== R ==
// PE
module PE (
    input              clk,
    input              CIM_en,
    input              STDW,  
    input              STDR,  
    input        [5:0] STD_A,  
    input        [3:0] weight_in,  
    input      [255:0] act_in,  
    output reg   [3:0] weight_out,  
    output reg  [13:0] PSUM  
);
make LEC_CHECK=0 CAP_MARGIN=20 CELL_PAD_IN_SITES_GLOBAL_PLACEMENT=0 CORE_ASPECT_RATIO=0.64 CORE_MARGIN=2 CORE_UTILIZATION=72 GPL_ROUTABILITY_DRIVEN=1 MAX_ROUTING_LAYER=met4 PLACE_DENSITY=0.64 SLEW_MARGIN=20 TNS_END_PERCENT=40 finish   # period 12.8 ns
run.sh (not shown) runs the stock make flow with config.mk's settings and CLKGATE_MAP_FILE=.
Although it ran to completion, R produced a layout that fails the final checks because of setup timing.
--- input diff R..P ---
- clearing MAX_ROUTING_LAYER, which used to be met4
- clearing CORE_ASPECT_RATIO, which used to be 0.64
- clearing TNS_END_PERCENT, which used to be 40
- clearing GPL_ROUTABILITY_DRIVEN, which used to be 1
- swapping 72 for 25 in CORE_UTILIZATION
- clearing PLACE_DENSITY, which used to be 0.64
- clearing CELL_PAD_IN_SITES_GLOBAL_PLACEMENT, which used to be 0
- swapping 12.8 for 27.0 in the clock period (ns, I/O delays scaled along)
==> comparison <==
R finished all stages; layout check result: FAIL, due to setup timing.
P finished every step from synthesis to the final layout, and the layout passed the timing, design-rule and antenna checks.
Layout-stage area growth over the synthesis result: P > R
Against R, final instance area in P rose slightly.
Comparing the two runs side by side, P comes out ahead of R on worst setup slack.
The sequential fraction of total cell area on R is in line with that on P.
R → P: routed wire length increased by 13% relative to the old numbers; count of clock-buffer cells in the layout increased 18%; count of non-filler cells in the finished layout moved up.
In the tables for P and R, vias after detailed routing reads lower with P.
Relative to R, the number of filler instances in the final layout of P is higher by about 400%.

PE again, from the RTL that the note above started with.
clock: 31.1 ns
lec_check: 0
cap_margin: 20
cell_pad_in_sites_global_placement: 1
core_aspect_ratio: 1.57
core_margin: 10
core_utilization: 58
cts_cluster_size: 11
gpl_routability_driven: 1
max_routing_layer: met4
place_density: 0.7
slew_margin: 0
tns_end_percent: 15
Change:
- CORE_MARGIN: 10 -> 2
- HOLD_SLACK_MARGIN: not set -> -0.09
- PLACE_DENSITY: 0.7 -> not set
- PLACE_DENSITY_LB_ADDON: not set -> 0.19
What happened: The new run finished clean. Area after synthesis does not change. Worst setup slack gains 0.012 ns. Critical path depth stays the same. Cell area stays flat. Die area fell by roughly a tenth. Flip-flop count stays the same. Wire length went down slightly. Core utilization is higher by 0.13 points. Sequential share of layout area barely changes.
Change:
- CELL_PAD_IN_SITES_GLOBAL_PLACEMENT: 1 -> not set
- CORE_ASPECT_RATIO: 1.57 -> not set
- CORE_UTILIZATION: 58 -> 45
- CTS_CLUSTER_SIZE: 11 -> not set
- GPL_ROUTABILITY_DRIVEN: 1 -> not set
- HOLD_SLACK_MARGIN: -0.09 -> not set
- MAX_ROUTING_LAYER: met4 -> not set
- PLACE_DENSITY_LB_ADDON: 0.19 -> not set
- SLEW_MARGIN: 0 -> 20
- TNS_END_PERCENT: 15 -> not set
- clock period: 31.1 -> 11.7 ns (I/O delays scaled with it)
=>
- The changed run finished but failed the layout checks on setup timing
- core utilization falls by 9.7 points
- design area rises by 9.0%
- worst hold slack gets worse by 4.2 ns
Change:
- CORE_UTILIZATION: 45 -> 23
- clock period: 11.7 -> 22.6 ns (I/O delays scaled with it)
With this change the flow ran to the end with no violations.
Synthesized cell count is unchanged.
Clock-buffer cell count went down by 4.
Worst hold slack gets better by 2.4 ns.
Global-route usage fell by 13 points.
Non-clock buffer count decreases by 520.
Wire length increases by 12%.
Synthesized area stays the same.
Utilization falls by 28 points.
Worst setup slack is better by 5.2 ns.
Sequential cell count is unchanged.

== JK ==
PE again, from the RTL that the note above started with.
Settings: LEC_CHECK=0, ABC_AREA=1, CAP_MARGIN=20, CELL_PAD_IN_SITES_DETAIL_PLACEMENT=1, CELL_PAD_IN_SITES_GLOBAL_PLACEMENT=1, CORE_ASPECT_RATIO=1.57, CORE_MARGIN=9, CORE_UTILIZATION=16, CTS_CLUSTER_DIAMETER=285, GPL_ROUTABILITY_DRIVEN=1, GPL_TIMING_DRIVEN=1, MAX_ROUTING_LAYER=met5, MIN_ROUTING_LAYER=met2, PLACE_DENSITY_LB_ADDON=0.25, SLEW_MARGIN=0, TNS_END_PERCENT=15; clock period 32.0 ns.
JK completed end to end with timing, DRC and antenna clean.
Modified inputs, MS compared to JK
Settings: swapping 9 for 2 in CORE_MARGIN; clearing ABC_AREA, which used to be 1; clearing CELL_PAD_IN_SITES_GLOBAL_PLACEMENT, which used to be 1; clearing GPL_ROUTABILITY_DRIVEN, which used to be 1; clearing TNS_END_PERCENT, which used to be 15; clearing CORE_ASPECT_RATIO, which used to be 1.57; swapping 0 for 20 in SLEW_MARGIN; clearing PLACE_DENSITY_LB_ADDON, which used to be 0.25; clearing MIN_ROUTING_LAYER, which used to be met2; clearing CELL_PAD_IN_SITES_DETAIL_PLACEMENT, which used to be 1; clearing CTS_CLUSTER_DIAMETER, which used to be 285; clearing GPL_TIMING_DRIVEN, which used to be 1; swapping 16 for 40 in CORE_UTILIZATION; clearing MAX_ROUTING_LAYER, which used to be met5; swapping 32.0 for 20.0 in the clock period (ns, I/O delays scaled along).
## What came out
MS was carried through to the last stage, and its layout satisfied the timing, design-rule and antenna checks. The transition time at the pin with the least slew margin of MS exceeds that of JK by 100 ps. Portion of netlist area occupied by mux cells | MS above JK. Critical path buffer and inverter count (higher): MS. Critical path depth sits higher in MS than in JK. Against JK as the reference, MS delivers a lower number of clock-tree buffers in the layout. Compared with JK, in MS area of the placeable core now smaller, worst hold slack now sits lower, synthesis area per yosys went down by about 3%, post-layout worst setup margin now sits lower.
Changes in AL relative to MS:
Settings: setting PLACE_DENSITY_LB_ADDON to 0.21 for the first time; setting MAX_ROUTING_LAYER to met4 for the first time; changing SLEW_MARGIN from 20 to 40; setting GPL_ROUTABILITY_DRIVEN to 1 for the first time; setting HOLD_SLACK_MARGIN to 0.12 for the first time; setting CTS_CLUSTER_SIZE to 30 for the first time; setting CELL_PAD_IN_SITES_DETAIL_PLACEMENT to 2 for the first time; changing CORE_MARGIN from 2 to 3; setting SETUP_SLACK_MARGIN to 0.66 for the first time.
--- outcome ---
Number of cells in the design after placement: AL vs MS — no meaningful difference. | inverter count | AL vs MS | ≈ equal |. Against MS, via count of the first global-routing pass in AL rose by more than 10%. Diff MS -> AL: total length of routed wires climbed about 30%; post-place setup slack went down 300 ps.
[inputs] TR vs AL
Settings: removing GPL_ROUTABILITY_DRIVEN (formerly 1); removing HOLD_SLACK_MARGIN (formerly 0.12); removing CELL_PAD_IN_SITES_DETAIL_PLACEMENT (formerly 2); changing CAP_MARGIN from 20 to 40; changing CORE_MARGIN from 3 to 2; changing SLEW_MARGIN from 40 to 35; removing MAX_ROUTING_LAYER (formerly met4); removing SETUP_SLACK_MARGIN (formerly 0.66); changing CTS_CLUSTER_SIZE from 30 to 81.
### Flow results
Per the comparison of TR with AL, area overhead of the layout relative to synthesis went down by 0.22 points, cell area was more or less identical. Looking only at final critical path time including I/O delays and setup, and setting everything else aside, the higher value of TR and AL goes to AL. On TR: die area is 1.1% lower than what AL gave. Looking at maximum frequency, TR sits 1.8% higher than AL does.

== maple ==
Starting RTL as in the previous note.
clock: 32.0 ns
lec_check: 0
abc_area: 1
cap_margin: 20
cell_pad_in_sites_detail_placement: 2
cell_pad_in_sites_global_placement: 0
core_aspect_ratio: 1.57
core_margin: 2
core_utilization: 16
cts_cluster_diameter: 285
gpl_routability_driven: 1
gpl_timing_driven: 1
max_routing_layer: met5
min_routing_layer: met2
place_density_lb_addon: 0.25
slew_margin: 0
tns_end_percent: 15
maple has completed all stages; timing, DRC and antenna checks passed.
#### Input delta (garnet over maple)
Settings: CELL_PAD_IN_SITES_DETAIL_PLACEMENT: 2 -> unset; MAX_ROUTING_LAYER: met5 -> met4; MIN_ROUTING_LAYER: met2 -> unset; ABC_AREA: 1 -> unset; GPL_TIMING_DRIVEN: 1 -> unset; CORE_UTILIZATION: 16 -> 65; SETUP_SLACK_MARGIN: unset -> -2.0; CTS_CLUSTER_DIAMETER: 285 -> unset; PLACE_DENSITY_LB_ADDON: 0.25 -> 0.21; TNS_END_PERCENT: 15 -> unset; the clock period (ns, I/O delays scaled along): 32.0 -> 16.5.
[summary]
- Comparing garnet and maple, the one run not ending clean was garnet.
- Going from maple to garnet, count of plain and timing-repair buffers +149; number of optimization iterations in the first detailed-route pass has increased; design area lost 8.2%; starting DRC count in detailed routing went down 5225; final worst hold slack went down.
- Number of nets produced by synthesis ends up lower on garnet.
- garnet does better than maple on area after synthesis.
#### Input delta (quartz over garnet)
Settings: a change of CORE_UTILIZATION from 65 to 72; a change of SLEW_MARGIN from 0 to 20; a deleted PLACE_DENSITY_LB_ADDON that had been 0.21; a deleted SETUP_SLACK_MARGIN that had been -2.0; an added PLACE_DENSITY of 0.64; a change of the clock period (ns, I/O delays scaled along) from 16.5 to 13.5.
==> results <==
- Although quartz finished all stages, its layout failed final checks on negative setup slack.
- quartz vs. garnet: sequential share of layout area comparable; area growth from synthesis to layout now larger.
- | number of cells upsized or downsized after cts | higher: quartz |
- For the remaining max-slew budget at the tightest pin, quartz came in 0.27 points higher than garnet did.
## Diff of input files: willow against quartz
Settings: CORE_UTILIZATION: 72 -> 61; SETUP_SLACK_MARGIN: unset -> 1.53; CELL_PAD_IN_SITES_GLOBAL_PLACEMENT: 0 -> 1.
In willow the implementation ran to completion but is not tape-out ready, as the final checks report negative setup slack.
Cmp quartz and willow / met2 wire length / lower: quartz
Compared to quartz, willow was floorplanned on a bigger die.
quartz reports its highest-delay cell along the critical path as sky130_fd_sc_hd__fa_2 while willow reports sky130_fd_sc_hd__clkdlybuf4s50_1.
Taking quartz as the reference, in willow share of the final layout cell area in sequential cells roughly the same; global-route wire length before repair saw a decrease.
Cmp quartz and willow / count of clock-buffer cells in the layout / higher: willow
willow against quartz: worst setup slack climbed 0.027 ns, total length of routed wires ~0 delta.
Summary — placed standard-cell area, willow relative to quartz: higher, by about 0.7%.
